## udp_ipv4_tx
module udp_ipv4_tx (
    input  wire             ap_clk,
    input  wire             ap_rst_n,
    input  wire  [31:0]     my_ip_addr,
    input  wire   [7:0]     ip_protocol,
    input  wire             s_axis_tx_meta_tvalid,
    output wire             s_axis_tx_meta_tready,
    input  wire [255:0]     s_axis_tx_meta_tdata,
    input  wire             s_axis_tx_data_tvalid,
    output wire             s_axis_tx_data_tready,
    input  wire  [63:0]     s_axis_tx_data_tdata,
    input  wire   [7:0]     s_axis_tx_data_tkeep,
    input  wire             s_axis_tx_data_tlast,
    output wire             m_axis_tx_data_tvalid,
    input  wire             m_axis_tx_data_tready,
    output wire   [63:0]    m_axis_tx_data_tdata,
    output wire    [7:0]    m_axis_tx_data_tkeep,
    output wire             m_axis_tx_data_tlast,
    output wire   [31:0]    datagrams_transmitted
);
Size: about 2800 cells after synthesis, ~26000 µm² of cells after synthesis.
==> flow/config.mk <==
export PLATFORM = sky130hd
export DESIGN_NAME = udp_ipv4_tx
export DESIGN_NICKNAME = udp_ipv4_tx
export VERILOG_FILES = /design/flow/design.v
export SDC_FILE = /design/flow/constraint.sdc
export NUM_CORES = 4
export LEC_CHECK = 0
export CAP_MARGIN = 20
export CELL_PAD_IN_SITES_DETAIL_PLACEMENT = 0
export CELL_PAD_IN_SITES_GLOBAL_PLACEMENT = 0
export CORE_ASPECT_RATIO = 1.24
export CORE_MARGIN = 2
export CORE_UTILIZATION = 68
export CTS_CLUSTER_DIAMETER = 292
export CTS_CLUSTER_SIZE = 19
export MAX_ROUTING_LAYER = met5
export MIN_ROUTING_LAYER = met1
export SLEW_MARGIN = 20
==> flow/constraint.sdc <==
create_clock -name core_clock -period 3.08 [get_ports {ap_clk}]
set_input_delay 0.6160 -clock core_clock [delete_from_list [all_inputs] [get_ports {ap_clk}]]
set_output_delay 0.6160 -clock core_clock [all_outputs]
set_load 0.01 [all_outputs]
run.sh (not shown) runs the stock make flow with config.mk's settings and CLKGATE_MAP_FILE=.
The baseline ran to the end with violations: negative setup slack.
Edit:
ABC_AREA = 0   (was not set)
CORE_UTILIZATION = 72   (was 68)
CTS_CLUSTER_SIZE = 17   (was 19)
HOLD_SLACK_MARGIN = 0.3   (was not set)
PLACE_DENSITY_LB_ADDON = 0.26   (was not set)
SETUP_SLACK_MARGIN = 0.84   (was not set)
clock period = 3.01 ns   (was 3.08 ns; I/O delays follow)
Result: The changed run never finished: it broke off in global routing; synthesized cell count does not change; synthesized area stays the same; die area went down by 5.4%.
Edit:
ABC_AREA = 1   (was 0)
CORE_UTILIZATION = 58   (was 72)
HOLD_SLACK_MARGIN = not set   (was 0.3)
SETUP_SLACK_MARGIN = not set   (was 0.84)
clock period = 2.59 ns   (was 3.01 ns; I/O delays follow)
With this change the flow finished but failed the layout checks on negative setup slack.
Die size came out higher by 23%.
Synthesized area fell by 0.55%.
Synthesized cell count is higher by 7.6%.

---

Setup of run 1:
Starting RTL as in the previous note.
clock: 1.66 ns
lec_check: 0
abc_area: 1
cap_margin: 20
cell_pad_in_sites_detail_placement: 0
cell_pad_in_sites_global_placement: 0
core_aspect_ratio: 1.24
core_margin: 2
core_utilization: 72
cts_cluster_diameter: 371
max_routing_layer: met5
min_routing_layer: met1
place_density_lb_addon: 0.26
setup_slack_margin: -0.09
slew_margin: 20
Seen in the log of run 1: DPL-0033 during 4_1_cts, after which the run never completed.
Changes in run 2 relative to run 1:
Settings: PLACE_DENSITY: unset -> 0.37; ABC_AREA: 1 -> 0; PLACE_DENSITY_LB_ADDON: 0.26 -> unset; TNS_END_PERCENT: unset -> 5.
Findings:
Run 2: it failed during 5_1_grt, and the tool reported GRT-0183.
Diff run 1 -> run 2: area fraction in full adders, half adders and majority gates held; number of standard cells reported by yosys now sits lower; die area went up.
Relative to run 2, the following input files were edited for run 3:
Settings: removing CORE_ASPECT_RATIO (formerly 1.24); removing ABC_AREA (formerly 0); removing MIN_ROUTING_LAYER (formerly met1); removing CELL_PAD_IN_SITES_GLOBAL_PLACEMENT (formerly 0); removing TNS_END_PERCENT (formerly 5); removing CELL_PAD_IN_SITES_DETAIL_PLACEMENT (formerly 0); removing PLACE_DENSITY (formerly 0.37); changing SETUP_SLACK_MARGIN from -0.09 to -0.1; removing CTS_CLUSTER_DIAMETER (formerly 371); removing MAX_ROUTING_LAYER (formerly met5); changing the clock period (ns, I/O delays scaled along) from 1.66 to 1.17.
--- outcome ---
Run 3 did not finish: a tool error stopped it during 4_1_cts.
Compare run 3 and run 2 | post-place instance area higher: run 3
Cmp run 3 vs run 2: detailed placer's ending HPWL higher in run 3
Final weighted congestion of routability-driven global placement delta for run 3 relative to run 2: 1.0% higher
Worst setup slack after placement, run 3 and run 2: smaller value in run 3
Run 2 -> run 3: area of the die flat
Setup changes, run 3 to run 4
Settings: CTS_CLUSTER_SIZE newly set to 52; SETUP_SLACK_MARGIN removed (was -0.1); CORE_UTILIZATION changed from 72 to 65; the clock period (ns, I/O delays scaled along) changed from 1.17 to 3.25.
Among run 3 and run 4, the run that stopped before the end is run 3, and it is the only one. Run 3 did not finish: a tool error stopped it during 4_1_cts. Ran to the end and failed final checks on negative setup slack: run 4. Run 4 vs. run 3: area of the core saw an increase; multiplexer area fraction after synthesis saw little to no change. Taking run 3 as the reference, in run 4 mean instance size in the synthesized netlist roughly the same; number of instances in the placed design now smaller.
